==> job 7446 <==
==> flow/design.v (excerpt) <==
module breakout(
    input  clk,
    input  rst,
    input  rota,
    input  rotb,
    input  de,
    output red,
    output green,
    output blue,
    output hsync,
    output vsync
    );
wire [9:0] xpos;
wire [9:0] ypos;
signal_generator signal_generator_inst(clk, rst, hsync, vsync, xpos, ypos);
game game_inst(clk, rst, xpos, ypos, ~rota, ~rotb, ~de, red, green, blue);
endmodule
make LEC_CHECK=0 ABC_AREA=1 CAP_MARGIN=0 CORE_ASPECT_RATIO=1.32 CORE_MARGIN=2 CORE_UTILIZATION=72 CTS_CLUSTER_SIZE=10 HOLD_SLACK_MARGIN=0.27 PLACE_DENSITY=0.36 SETUP_SLACK_MARGIN=2.08 SLEW_MARGIN=40 TNS_END_PERCENT=5 finish   # period 7.37 ns
run.sh (not shown) runs the stock make flow with config.mk's settings and CLKGATE_MAP_FILE=.
==> job 994: changes against job 7446 <==
==> flow/config.mk (replaced) <==
export PLATFORM = sky130hd
export DESIGN_NAME = breakout
export DESIGN_NICKNAME = breakout
export VERILOG_FILES = /design/flow/design.v
export SDC_FILE = /design/flow/constraint.sdc
export NUM_CORES = 4
export LEC_CHECK = 0
export ABC_AREA = 1
export CAP_MARGIN = 20
export CORE_MARGIN = 2
export CORE_UTILIZATION = 70
export CTS_CLUSTER_SIZE = 17
export PLACE_DENSITY_LB_ADDON = 0.15
export SETUP_SLACK_MARGIN = 1.95
export SLEW_MARGIN = 20
==> run notes <==
Quick summary of the implementation run below.

The flow ran to the end and the layout has no timing, DRC or antenna violations. The well tap count came out at ~230. The core area is ~17000 um^2.

The register-to-register setup slack came out at ~3.9 ns. The combinational share of power came out at 0.070. The worst slew margin relative to its limit came out at 0.2721. The minimum hold slack is 0.4736 ns.
the above is filed under job 994

==> run notes <==
Quick summary of the implementation run below.

The worst slew margin relative to its limit came out at 0.4340. For this floorplan the total number of well-tap instances is roughly 230. The register-to-register setup slack is 3.57 ns. The run finished with no timing, DRC or antenna violations.

The minimum hold slack came out at approximately 0.48 ns.
the above is filed under job 7446


---

==> 03-05: inputs <==
breakout again, from the RTL that the note above started with.
clock: 7.37 ns
lec_check: 0
abc_area: 1
cap_margin: 20
core_margin: 2
core_utilization: 72
cts_cluster_diameter: 99
cts_cluster_size: 99
gpl_routability_driven: 1
gpl_timing_driven: 1
place_density_lb_addon: 0.11
setup_slack_margin: 1.98
slew_margin: 25
==> 11-18: changes against 03-05 <==
- ABC_AREA: 1 -> 0
- CORE_UTILIZATION: 72 -> 66
- CTS_CLUSTER_SIZE: 99 -> default
- PLACE_DENSITY_LB_ADDON: 0.11 -> default
- SETUP_SLACK_MARGIN: 1.98 -> 1.39
==> 02-12: changes against 03-05 <==
- CAP_MARGIN: 20 -> 40
- CTS_CLUSTER_DIAMETER: 99 -> default
- CTS_CLUSTER_SIZE: 99 -> 10
- GPL_ROUTABILITY_DRIVEN: 1 -> default
- GPL_TIMING_DRIVEN: 1 -> default
- HOLD_SLACK_MARGIN: default -> 0.28
- PLACE_DENSITY_LB_ADDON: 0.11 -> 0.29
- SETUP_SLACK_MARGIN: 1.98 -> 2.08
- SLEW_MARGIN: 25 -> 20
==> flow_metrics.py <==
# Generated from Yosys and OpenROAD reports
metrics = {
    "place": {
        "post-place-cells": 2038,
    },
    "power_and_ir_drop": {
        "report.power.total_mw": 2.17,
    },
    "setup_path": {
        "startpoint": "game_inst.ballY[0]$_SDFFE_PP0P_",
    },
    "outcome": {
        "run_status": "timing/DRC/antenna clean",
    },
    "floorplan": {
        "design.die.area_um2": 18400,
    },
    "cells_and_area": {
        "area_delta_synth_final_pct": 6.72,
        "nFillCells": 1286,
    },
    "global_routing": {
        "met1_usage_pct": 49.0,
    },
}
That was 02-12.
==> flow_metrics.py <==
# Generated from Yosys and OpenROAD reports
metrics = {
    "setup_path": {
        "startpoint": "signal_generator_inst.xpos[4]$_SDFF_PP0_",
    },
    "power_and_ir_drop": {
        "report.power.total_mw": 2.05,
    },
    "global_routing": {
        "met1_usage_pct": 45.4,
    },
    "floorplan": {
        "design.die.area_um2": 17800,
    },
    "outcome": {
        "run_status": "timing/DRC/antenna clean",
    },
}
That was 11-18.
==> flow_metrics.py <==
# Generated from Yosys and OpenROAD reports
metrics = {
    "route": {
        "routed-via-count": 12485,
    },
    "cells_and_area": {
        "nFillCells": 1348,
        "area_delta_synth_final_pct": 6.22,
    },
    "place": {
        "post-place-cells": 2034,
    },
    "global_routing": {
        "met1_usage_pct": 48.4,
        "number_of_antenna_violations_at_the_first_check_in_global_routing": 0,
    },
    "setup_path": {
        "startpoint": "game_inst.ballY[0]$_SDFFE_PP0P_",
    },
    "power_and_ir_drop": {
        "clk-power_mw": 0.947,
        "report.power.total_mw": 2.11,
    },
    "floorplan": {
        "design.die.area_um2": 18400,
    },
    "outcome": {
        "run_status": "timing/DRC/antenna clean",
    },
}
That was 03-05.

---

==> inputs of cedar <==
Starting RTL as in the previous note.
==> flow/design.v (excerpt) <==
module breakout(
    input  clk,
    input  rst,
    input  rota,
    input  rotb,
    input  de,
    output red,
    output green,
    output blue,
    output hsync,
    output vsync
    );
make LEC_CHECK=0 ABC_AREA=1 CAP_MARGIN=30 CORE_MARGIN=2 CORE_UTILIZATION=72 CTS_CLUSTER_SIZE=76 HOLD_SLACK_MARGIN=0.3 SETUP_SLACK_MARGIN=-1.27 SLEW_MARGIN=20 finish   # period 16.3 ns
==> harbor: changes against cedar <==
CAP_MARGIN = 20   (was 30)
CORE_UTILIZATION = 70   (was 72)
CTS_CLUSTER_SIZE = 16   (was 76)
HOLD_SLACK_MARGIN = not set   (was 0.3)
PLACE_DENSITY_LB_ADDON = 0.16   (was not set)
SETUP_SLACK_MARGIN = 1.95   (was -1.27)
==> flow/constraint.sdc (replaced) <==
create_clock -name core_clock -period 7.37 [get_ports {clk}]
set_input_delay 1.4740 -clock core_clock [delete_from_list [all_inputs] [get_ports {clk}]]
set_output_delay 1.4740 -clock core_clock [all_outputs]
set_load 0.01 [all_outputs]
==> lagoon: changes against cedar <==
ABC_AREA = not set   (was 1)
CAP_MARGIN = 20   (was 30)
CORE_UTILIZATION = 40   (was 72)
CTS_CLUSTER_SIZE = not set   (was 76)
HOLD_SLACK_MARGIN = not set   (was 0.3)
SETUP_SLACK_MARGIN = not set   (was -1.27)
==> flow/constraint.sdc (replaced) <==
create_clock -name core_clock -period 13.3 [get_ports {clk}]
set_input_delay 2.6600 -clock core_clock [delete_from_list [all_inputs] [get_ports {clk}]]
set_output_delay 2.6600 -clock core_clock [all_outputs]
set_load 0.01 [all_outputs]
==> out/highlights.md <==
## Run status
• **status** finished clean

## Worst setup path
• **total buffers and inverters traversed by the critical path** 3
• **CP Capture Point** red

## Floorplanning
• **placement row count** 48
• **starting utilization of the core area** 72.9%
• **tap cells** 225

## Detailed routing
• **routed wire length on met2** 15.6 mm

## Yosys
• **cell types with the highest counts after synthesis** sky130_fd_sc_hd__nand2_1 (370), sky130_fd_sc_hd__nor2_1 (299), sky130_fd_sc_hd__dfxtp_1 (186)

## Power
• **PD cells** 72.4 mW/mm^2

The numbers above come from cedar.

==> out/highlights.md <==
## Run status
• **status** finished clean

## Layout
• **number of clock buffers in the layout** 17
• **combinational fraction of the cell area** 57.2%
• **area overhead of the layout relative to synthesis** 9.58%

## Yosys
• **most common flop cell mapped by yosys** sky130_fd_sc_hd__dfxtp_1
• **cell types with the highest counts after synthesis** sky130_fd_sc_hd__dfxtp_1 (186), sky130_fd_sc_hd__nor2_1 (154), sky130_fd_sc_hd__a21oi_1 (112)

## Floorplanning
• **tap cells** 341
• **placement row count** 60

## Worst setup path
• **CP Capture Point** blue
• **total buffers and inverters traversed by the critical path** 1

## Power
• **PD cells** 96.5 mW/mm^2

## Detailed routing
• **routed wire length on met2** 13.4 mm

## Timing
• **unrepaired setup endpoints after global routing** no

The numbers above come from lagoon.

==> out/highlights.md <==
## Run status
• **status** finished clean

## Worst setup path
• **logic depth of the worst path, buffers included** 17
• **CP Capture Point** green

## Timing
• **timing-limited maximum frequency** 0.191 GHz
• **count of pins over their slew limit** 0

## Clocking
• **clock latency on the worst-skew pair** 0.45 ns

## Power
• **PD cells** 158 mW/mm^2
• **fraction of power consumed by combinational cells** 7.3%

## Floorplanning
• **starting utilization of the core area** 71.9%
• **placement row count** 48
• **tap cells** 225

## Detailed routing
• **number of antenna cells inserted** 0
• **routed wire length on met2** 15.6 mm

## GRT
• **routing usage on met1** 46.1%

## Yosys
• **post-synthesis compound-gate area fraction** 13.4%
• **post-synthesis sequential element count** 186

## Layout
• **fraction of standard cell area that is sequential** 28.2%

The numbers above come from harbor.


---

==> v26 <==
Starting RTL as in the previous note.
==> flow/design.v (excerpt) <==
module breakout(
    input  clk,
    input  rst,
    input  rota,
    input  rotb,
    input  de,
    output red,
    output green,
    output blue,
    output hsync,
    output vsync
    );
clock: 18.1 ns
lec_check: 0
abc_area: 0
cap_margin: 20
core_margin: 2
core_utilization: 58
cts_cluster_diameter: 400
cts_cluster_size: 96
gpl_routability_driven: 1
gpl_timing_driven: 1
place_density: 0.5
setup_slack_margin: 1.39
slew_margin: 25
==> inputs of v10, as changes to v26 <==
CORE_UTILIZATION = 71   (was 58)
CTS_CLUSTER_DIAMETER = 256   (was 400)
CTS_CLUSTER_SIZE = 54   (was 96)
MAX_ROUTING_LAYER = met4   (was unset)
PLACE_DENSITY = 0.65   (was 0.5)
==> flow/constraint.sdc (replaced) <==
create_clock -name core_clock -period 9.27 [get_ports {clk}]
set_input_delay 1.8540 -clock core_clock [delete_from_list [all_inputs] [get_ports {clk}]]
set_output_delay 1.8540 -clock core_clock [all_outputs]
set_load 0.01 [all_outputs]
==> inputs of v21, as changes to v26 <==
ABC_AREA = unset   (was 0)
CORE_UTILIZATION = 64   (was 58)
CTS_CLUSTER_DIAMETER = unset   (was 400)
CTS_CLUSTER_SIZE = unset   (was 96)
GPL_ROUTABILITY_DRIVEN = unset   (was 1)
GPL_TIMING_DRIVEN = unset   (was 1)
PLACE_DENSITY = unset   (was 0.5)
SETUP_SLACK_MARGIN = unset   (was 1.39)
SLEW_MARGIN = 20   (was 25)
==> flow/constraint.sdc (replaced) <==
create_clock -name core_clock -period 13.3 [get_ports {clk}]
set_input_delay 2.6600 -clock core_clock [delete_from_list [all_inputs] [get_ports {clk}]]
set_output_delay 2.6600 -clock core_clock [all_outputs]
set_load 0.01 [all_outputs]
==> flow_metrics.tcl <==
# flow metrics
set metrics [dict create \
    status "timing/DRC/antenna clean" \
    regToRegStartpoint "signal_generator_inst.xpos[7]$_SDFF_PP0_" \
    signal_buffers 21 \
    grtUsageMet1_pct 43.25 \
    clkCellAreaFrac_pct 5.174 \
    power_density_mw_per_mm2 96.18 \
]
(the above is from v21)
==> flow_metrics.tcl <==
# flow metrics
set metrics [dict create \
    status "timing/DRC/antenna clean" \
    clkCellAreaFrac_pct 5.424 \
    grtUsageMet1_pct 40.91 \
    diodes 0 \
]
(the above is from v26)
==> flow_metrics.tcl <==
# flow metrics
set metrics [dict create \
    status "timing/DRC/antenna clean" \
    signal_buffers 25 \
    power_density_mw_per_mm2 141.2 \
    grtUsageMet1_pct 44.87 \
    regToRegStartpoint "game_inst.paddlePosition[2]$_SDFFE_PP0P_" \
]
(the above is from v10)

---

==> try-garnet <==
breakout again, from the RTL that the note above started with.
export LEC_CHECK = 0
export ABC_AREA = 1
export CAP_MARGIN = 0
export CORE_ASPECT_RATIO = 0.68
export CORE_MARGIN = 2
export CORE_UTILIZATION = 72
export CTS_CLUSTER_DIAMETER = 99
export CTS_CLUSTER_SIZE = 97
export GPL_ROUTABILITY_DRIVEN = 0
export GPL_TIMING_DRIVEN = 1
export HOLD_SLACK_MARGIN = 0.29
export PLACE_DENSITY_LB_ADDON = 0.11
export SETUP_SLACK_MARGIN = 2.18
export SLEW_MARGIN = 0
create_clock -name core_clock -period 7.37 [get_ports {clk}]
==> try-fjord (differences from try-garnet) <==
CAP_MARGIN = 20   (was 0)
CORE_ASPECT_RATIO = default   (was 0.68)
CORE_UTILIZATION = 66   (was 72)
CTS_CLUSTER_DIAMETER = default   (was 99)
CTS_CLUSTER_SIZE = default   (was 97)
GPL_ROUTABILITY_DRIVEN = default   (was 0)
GPL_TIMING_DRIVEN = default   (was 1)
HOLD_SLACK_MARGIN = default   (was 0.29)
PLACE_DENSITY_LB_ADDON = default   (was 0.11)
SETUP_SLACK_MARGIN = 1.95   (was 2.18)
SLEW_MARGIN = 20   (was 0)
==> try-nickel (differences from try-garnet) <==
CAP_MARGIN = 5   (was 0)
CORE_ASPECT_RATIO = default   (was 0.68)
CTS_CLUSTER_DIAMETER = 90   (was 99)
CTS_CLUSTER_SIZE = 72   (was 97)
GPL_TIMING_DRIVEN = default   (was 1)
HOLD_SLACK_MARGIN = default   (was 0.29)
MAX_ROUTING_LAYER = met4   (was default)
PLACE_DENSITY_LB_ADDON = 0.01   (was 0.11)
SLEW_MARGIN = 20   (was 0)
==> notes <==
try-fjord went through all stages and came out clean. try-nickel completed without violations. try-garnet went through all stages and came out clean. In try-garnet the fmax is lower than in try-nickel, by 1.2%. Register-to-register slack, lowest first: try-garnet, try-fjord, try-nickel. Cell area: try-fjord < try-garnet < try-nickel. The lowest via count belongs to try-fjord, the highest to try-garnet. Power: try-nickel > try-garnet > try-fjord. Non-clock buffer count, lowest first: try-garnet, try-fjord, try-nickel. The highest utilization belongs to try-garnet, the lowest to try-fjord. In try-fjord the first-iteration DRC count is smaller than in try-garnet, by about 50%. In synthesized cell count, try-nickel and try-fjord do not differ. In synthesized area, try-garnet and try-nickel do not differ. The highest hold slack belongs to try-nickel, the lowest to try-garnet.

---

==> inputs of branch umber <==
breakout again, from the RTL that the note above started with.
make LEC_CHECK=0 CAP_MARGIN=35 CELL_PAD_IN_SITES_DETAIL_PLACEMENT=2 CELL_PAD_IN_SITES_GLOBAL_PLACEMENT=3 CORE_ASPECT_RATIO=0.89 CORE_MARGIN=3 CORE_UTILIZATION=18 MIN_ROUTING_LAYER=met2 PLACE_DENSITY_LB_ADDON=0.26 SLEW_MARGIN=5 TNS_END_PERCENT=30 finish   # period 40.0 ns
==> inputs of branch ember, as changes to branch umber <==
Settings changed: CAP_MARGIN 35 to 20, CELL_PAD_IN_SITES_DETAIL_PLACEMENT 2 to default, CELL_PAD_IN_SITES_GLOBAL_PLACEMENT 3 to default, CORE_ASPECT_RATIO 0.89 to 1.99, CORE_MARGIN 3 to 2, CORE_UTILIZATION 18 to 56, CTS_CLUSTER_DIAMETER from default to 391, CTS_CLUSTER_SIZE from default to 48, MIN_ROUTING_LAYER met2 to default, PLACE_DENSITY from default to 0.35, PLACE_DENSITY_LB_ADDON 0.26 to default, SETUP_SLACK_MARGIN from default to 4.79, SLEW_MARGIN 5 to 0, TNS_END_PERCENT 30 to 40.
==> inputs of branch willow, as changes to branch umber <==
Settings changed: ABC_AREA from default to 1, CAP_MARGIN 35 to 30, CELL_PAD_IN_SITES_DETAIL_PLACEMENT 2 to default, CELL_PAD_IN_SITES_GLOBAL_PLACEMENT 3 to default, CORE_ASPECT_RATIO 0.89 to default, CORE_MARGIN 3 to 2, CORE_UTILIZATION 18 to 72, CTS_CLUSTER_SIZE from default to 72, HOLD_SLACK_MARGIN from default to 0.3, MIN_ROUTING_LAYER met2 to default, PLACE_DENSITY_LB_ADDON 0.26 to default, SLEW_MARGIN 5 to 20, TNS_END_PERCENT 30 to default.
==> flow/constraint.sdc (replaced) <==
create_clock -name core_clock -period 16.9 [get_ports {clk}]
set_input_delay 3.3800 -clock core_clock [delete_from_list [all_inputs] [get_ports {clk}]]
set_output_delay 3.3800 -clock core_clock [all_outputs]
set_load 0.01 [all_outputs]
==> inputs of branch nickel, as changes to branch umber <==
Settings changed: CAP_MARGIN 35 to 20, CELL_PAD_IN_SITES_DETAIL_PLACEMENT 2 to default, CELL_PAD_IN_SITES_GLOBAL_PLACEMENT 3 to default, CORE_ASPECT_RATIO 0.89 to default, CORE_MARGIN 3 to 2, CORE_UTILIZATION 18 to 68, MIN_ROUTING_LAYER met2 to default, PLACE_DENSITY_LB_ADDON 0.26 to default, SLEW_MARGIN 5 to 20, TNS_END_PERCENT 30 to default.
==> flow/constraint.sdc (replaced) <==
create_clock -name core_clock -period 12.7 [get_ports {clk}]
set_input_delay 2.5400 -clock core_clock [delete_from_list [all_inputs] [get_ports {clk}]]
set_output_delay 2.5400 -clock core_clock [all_outputs]
set_load 0.01 [all_outputs]
==> comparison <==
Combinational power: branch ember < branch umber < branch willow < branch nickel.
In branch willow the register-to-register slack is better than in branch nickel, by 3.9 ns.
Clock power, lowest first: branch ember, branch umber, branch willow, branch nickel.
Of branch nickel and branch ember, branch ember has the higher clock-buffer cell count (gap 5).
Sequential share of layout area: branch willow < branch umber < branch ember < branch nickel.
Global-route usage: branch umber < branch ember < branch nickel < branch willow.
==> figures <==
|  | branch willow | branch umber | branch nickel | branch ember |
|---|---|---|---|---|
| Result of the run | timing/DRC/antenna clean | timing/DRC/antenna clean | timing/DRC/antenna clean | timing/DRC/antenna clean |
| Synthesized-area fraction occupied by ao, oa, aoi and oai cells | 13.4% | 21.5% | 21.5% | 21.5% |
| R2r setup slk | 13.06 ns | 36.26 ns | 9.19 ns | 36.44 ns |
| Flip-flop and latch share of the layout cell area | 28.2% | 29.0% | 31.1% | 31.0% |
| Endpoint of the lowest-slack register-to-register path | game_inst.brick_alive43 | game_inst.brick_alive1 | game_inst.Ybounce | game_inst.brick_alive10 |
| Post-placement cell area | 12600 um^2 | 12200 um^2 | 11300 um^2 | 11400 um^2 |
| Final net count | 1939 | 1427 | 1412 | 1418 |
| Detailed Routing Iterations Pass 1 | 7 | 5 | 6 | 7 |
| Cells after DPL | 2037 | 2082 | 1501 | 1550 |
| Sum of routed wire length over all layers | 34000 um | 43000 um | 28900 um | 31800 um |
| Vias per std cell | 6.07 | 6.45 | 6.48 | 6.19 |
| Clock transition at path regs | 0.08 ns | 0.08 ns | 0.08 ns | 0.07 ns |
| Tap cell count | 225 | 783 | 216 | 259 |
Power and IR drop assume default switching activity.
